## chip_top
module chip_top
  ( input          clk_i
  , input          reset_i
  , input          v_i
  , input  [31:0]  a_i
  , input  [31:0]  b_i
  , output         v_o
  , output [63:0]  c_o
  );
Size: ~3,800 cells after synthesis, ~130 I/O pins, roughly 36,000 sq um of cells after synthesis.
Settings: LEC_CHECK=0, CAP_MARGIN=20, CORE_MARGIN=2, CORE_UTILIZATION=72, CTS_CLUSTER_DIAMETER=205, CTS_CLUSTER_SIZE=95, SETUP_SLACK_MARGIN=1.21, SLEW_MARGIN=20, TNS_END_PERCENT=5; clock period 5.62 ns.
run.sh (not shown) runs the stock make flow with config.mk's settings and CLKGATE_MAP_FILE=.
The starting point completed and failed the layout checks on negative setup slack.
Change:
- CORE_UTILIZATION: 72 -> 70
- CTS_CLUSTER_DIAMETER: 205 -> unset
- CTS_CLUSTER_SIZE: 95 -> unset
- SETUP_SLACK_MARGIN: 1.21 -> -0.03
- TNS_END_PERCENT: 5 -> unset
- clock period: 5.62 -> 7.17 ns (I/O delays scaled with it)
The new run ran to the end with violations: negative setup slack.
Wire length fell by about 7%.
Setup slack improved by 1.6 ns.
Cell area came out lower by 1.7%.
Clock-buffer cell count falls by 2.
Change:
- CORE_UTILIZATION: 70 -> 40
- SETUP_SLACK_MARGIN: -0.03 -> unset
- clock period: 7.17 -> 7.35 ns (I/O delays scaled with it)
The new run completed without violations; die size rises by well over a third; cell area rises by a few percent; routed wire length falls by a few percent.
Change:
- clock period: 7.35 -> 7.5 ns (I/O delays scaled with it)
Result: The changed run passed the timing, DRC and antenna checks. Core utilization went down by 1.3 points. Worst setup slack is better by 0.10 ns.
Change:
- ABC_AREA: unset -> 1
- CORE_UTILIZATION: 40 -> 72
- CTS_CLUSTER_DIAMETER: unset -> 235
- CTS_CLUSTER_SIZE: unset -> 96
- PLACE_DENSITY_LB_ADDON: unset -> 0.24
- SLEW_MARGIN: 20 -> 0
- TNS_END_PERCENT: unset -> 25
What happened: Non-clock buffer count came out lower by 221. Final cell count increases by 11%. Global-route usage climbs by 17 points. Cell area drops by 1.1%.
Change:
- CAP_MARGIN: 20 -> 0
- CORE_ASPECT_RATIO: unset -> 0.5
- CORE_UTILIZATION: 72 -> 47
- PLACE_DENSITY_LB_ADDON: 0.24 -> unset
- SLEW_MARGIN: 0 -> 10
- The changed run completed with no timing, DRC or antenna violations
- hold slack barely changes
- maximum frequency is about the same
- non-clock buffer count goes down by 6
- sequential cell count stays the same
- cell count goes up by 7.0%
- global-route usage goes down by 11 points
- count of clock-buffer cells in the layout stays the same
- routed wire length goes up by 12%


The RTL this note starts from:
==> flow/design.v <==
module multiplier #(parameter width_p="inv")
  ( input      [width_p-1:0] a_i
  , input      [width_p-1:0] b_i
  , output [(2*width_p)-1:0] c_o
  );
  assign c_o = a_i * b_i;
endmodule
module chip_top
  ( input          clk_i
  , input          reset_i
  , input          v_i
  , input  [31:0]  a_i
  , input  [31:0]  b_i
  , output         v_o
  , output [63:0]  c_o
  );
  reg        v_r, v_o_r;
  reg [31:0] a_r, b_r;
  reg [63:0] c_r;
  wire [63:0] c_n;
  multiplier #(.width_p(32)) MULT
    (.a_i(a_r)
    ,.b_i(b_r)
    ,.c_o(c_n)
    );
  always @(posedge clk_i) begin
    if (reset_i) begin
      v_r   <= 1'b0;
      v_o_r <= 1'b0;
    end else begin
      v_r   <= v_i;
      v_o_r <= v_r;
    end
    a_r <= a_i;
    b_r <= b_i;
    c_r <= c_n;
  end
  assign v_o = v_o_r;
  assign c_o = c_r;
endmodule
make LEC_CHECK=0 CAP_MARGIN=30 CORE_MARGIN=2 CORE_UTILIZATION=70 CTS_CLUSTER_DIAMETER=332 CTS_CLUSTER_SIZE=32 HOLD_SLACK_MARGIN=0.12 MAX_ROUTING_LAYER=met4 MIN_ROUTING_LAYER=met1 PLACE_DENSITY_LB_ADDON=0.28 SETUP_SLACK_MARGIN=2.17 SLEW_MARGIN=20 finish   # period 8.77 ns
The starting point finished with timing, DRC and antenna clean.
==> next run, changes <==
CAP_MARGIN = 40   (was 30)
CORE_UTILIZATION = 72   (was 70)
CTS_CLUSTER_DIAMETER = default   (was 332)
CTS_CLUSTER_SIZE = default   (was 32)
HOLD_SLACK_MARGIN = default   (was 0.12)
MAX_ROUTING_LAYER = default   (was met4)
MIN_ROUTING_LAYER = default   (was met1)
PLACE_DENSITY_LB_ADDON = default   (was 0.28)
SETUP_SLACK_MARGIN = default   (was 2.17)
clock period = 7.05 ns   (was 8.77 ns; I/O delays follow)
Now the flow finished but failed the layout checks on setup timing.
Non-clock buffer count went up by 180.
Synthesized area does not change.
Global-route usage goes up by 0.11 points.
Maximum frequency climbs slightly.
Sequential share of layout area fell by 0.41 points.
Design area went up by a few percent.
==> next run, changes <==
CORE_UTILIZATION = 71   (was 72)
CTS_CLUSTER_DIAMETER = 234   (was default)
CTS_CLUSTER_SIZE = 100   (was default)
TNS_END_PERCENT = 95   (was default)
clock period = 7.5 ns   (was 7.05 ns; I/O delays follow)
After rerunning: This time the run produced a clean layout. Utilization is lower by 6.9 points. Wire length decreases by 12%. Cell area is lower by 6.1%. Hold slack gets worse by 4.5 ps. Fmax is higher by 0.92%. Area after synthesis is unchanged.
==> next run, changes <==
ABC_AREA = 1   (was default)
CAP_MARGIN = 20   (was 40)
CORE_UTILIZATION = 30   (was 71)
CTS_CLUSTER_DIAMETER = 337   (was 234)
CTS_CLUSTER_SIZE = 96   (was 100)
SLEW_MARGIN = 0   (was 20)
TNS_END_PERCENT = 25   (was 95)
After rerunning: The new run produced a clean layout; fmax went up by 2.1%; hold slack gets worse by 44 ps; wire length went up by 6.3%; non-clock buffer count went down by 68; flip-flop count does not change; synthesized cell count went up by 33%; first-iteration DRC count went down by 2.7%; clock-buffer cell count went down by 1.
